## v34
==> flow/design.v (excerpt) <==
module sensor_if(input sens_active,reset,clk,output passed);
make LEC_CHECK=0 ABC_AREA=1 CAP_MARGIN=0 CELL_PAD_IN_SITES_DETAIL_PLACEMENT=0 CELL_PAD_IN_SITES_GLOBAL_PLACEMENT=3 CORE_ASPECT_RATIO=1.41 CORE_MARGIN=5 CORE_UTILIZATION=17 CTS_CLUSTER_DIAMETER=23 CTS_CLUSTER_SIZE=35 GPL_ROUTABILITY_DRIVEN=1 GPL_TIMING_DRIVEN=0 HOLD_SLACK_MARGIN=0.09 MAX_ROUTING_LAYER=met4 MIN_ROUTING_LAYER=met2 PLACE_DENSITY=0.5 SLEW_MARGIN=0 TNS_END_PERCENT=80 finish   # period 1.48 ns
run.sh (not shown) runs the stock make flow with config.mk's settings and CLKGATE_MAP_FILE=.
Nothing crashed in v34 and all stages finished; the problem is that the final layout failed, the offending checks being negative setup slack.
diff inputs: v34 => v33
Settings: clearing TNS_END_PERCENT, which used to be 80; clearing PLACE_DENSITY, which used to be 0.5; clearing CORE_ASPECT_RATIO, which used to be 1.41; swapping 17 for 72 in CORE_UTILIZATION; clearing MAX_ROUTING_LAYER, which used to be met4; clearing CTS_CLUSTER_SIZE, which used to be 35; clearing GPL_TIMING_DRIVEN, which used to be 0; swapping 0 for 20 in CAP_MARGIN; swapping 5 for 2 in CORE_MARGIN; clearing CTS_CLUSTER_DIAMETER, which used to be 23; swapping 0 for 20 in SLEW_MARGIN; clearing CELL_PAD_IN_SITES_DETAIL_PLACEMENT, which used to be 0; clearing MIN_ROUTING_LAYER, which used to be met2; clearing CELL_PAD_IN_SITES_GLOBAL_PLACEMENT, which used to be 3; clearing HOLD_SLACK_MARGIN, which used to be 0.09; clearing GPL_ROUTABILITY_DRIVEN, which used to be 1; swapping 1.48 for 1.49 in the clock period (ns, I/O delays scaled along).
Notes after the runs:
The run showing the smaller worst path buffer plus inverter count is v33.
Compared to v34, the router laid down less metal wire for v33.
v33: PASS, flow complete, no timing, DRC or antenna violations
Diff v34 -> v33: number of cell instances on the worst register-to-register path fell by 2; standard-cell row count fell by 59%; combinational share of cell area rose by 10 points; maximum ir drop on the vdd rail rose by about 6%.
Setup WNS v34 -> v33: better
v34 vs v33, busiest layer in global routing: met3 vs met2
Via count normalized by instance count in v33 vs v34: down 0.34
The inputs of v37 differ from those of v33 as listed below.
Settings: CORE_UTILIZATION: 72 -> 70; the clock period (ns, I/O delays scaled along): 1.49 -> 1.46.
Results
v37: full flow OK, the timing, DRC and antenna checks passed. v37 against v33: power density over cell area +about 6.5%; area growth from synthesis to layout went up 1.7 points; critical path buffer and inverter count now larger.
Input-level comparison between v14 and v37:
Settings: changing CORE_UTILIZATION from 70 to 40; setting CTS_CLUSTER_DIAMETER to 89 for the first time; setting CELL_PAD_IN_SITES_GLOBAL_PLACEMENT to 3 for the first time; changing the clock period (ns, I/O delays scaled along) from 1.46 to 1.91.
Results
Status for v37 and v14: clean finish in v37 only. What ended v14 was a tool error in 3_1_place_gp_skip_io; the run never finished. Chip area estimate from yosys synthesis: v14 vs v37, no meaningful difference. v14 vs v37 — core outline area rose 16,000 um2. Of v14 and v37, it is v14 that has the higher die height. Compared with v37, v14 shows share of the core filled by cells before placement lower by 30 points. Per the comparison of v14 with v37, average instance area after synthesis comparable; number of cells produced by synthesis barely changed. Note that the width of the chip recorded for v37 amounts to 0.76 times the value seen in v14. Between v14 and v37, it is v14 whose die size is higher, by 73%.


sensor_if again, from the RTL that the note above started with.
// sensor_if
module sensor_if(input sens_active,reset,clk,output passed);
export LEC_CHECK = 0
export ABC_AREA = 0
export CAP_MARGIN = 0
export CORE_ASPECT_RATIO = 0.53
export CORE_MARGIN = 2
export CORE_UTILIZATION = 72
export CTS_CLUSTER_DIAMETER = 394
export CTS_CLUSTER_SIZE = 26
export GPL_TIMING_DRIVEN = 1
export HOLD_SLACK_MARGIN = -0.1
export MAX_ROUTING_LAYER = met4
export PLACE_DENSITY = 0.67
export SETUP_SLACK_MARGIN = 0.45
export SLEW_MARGIN = 40
create_clock -name core_clock -period 1.59 [get_ports {clk}]
The first run went through all stages and came out clean.
Rerun with:
ABC_AREA = 1   (was 0)
CAP_MARGIN = 20   (was 0)
CORE_ASPECT_RATIO = default   (was 0.53)
CTS_CLUSTER_DIAMETER = default   (was 394)
CTS_CLUSTER_SIZE = default   (was 26)
GPL_TIMING_DRIVEN = default   (was 1)
HOLD_SLACK_MARGIN = default   (was -0.1)
MAX_ROUTING_LAYER = default   (was met4)
PLACE_DENSITY = default   (was 0.67)
SETUP_SLACK_MARGIN = default   (was 0.45)
SLEW_MARGIN = 20   (was 40)
clock period = 1.45 ns   (was 1.59 ns; I/O delays follow)
=>
- The new run finished with timing, DRC and antenna clean
- wire length goes up by well over a third
- power goes up by well over a third
- via count goes up by well over a third
- clock-buffer cell count goes up by 34
- clock skew goes down by 0.0036 ns
- core utilization goes down by 3.0 points
- final area goes up by well over a third
- cell count goes up by well over a third
- worst hold slack gains 0.30 ns
- sequential power goes up by a quarter to a third
- global-route usage goes up by 5.3 points
Power and IR drop assume default switching activity.
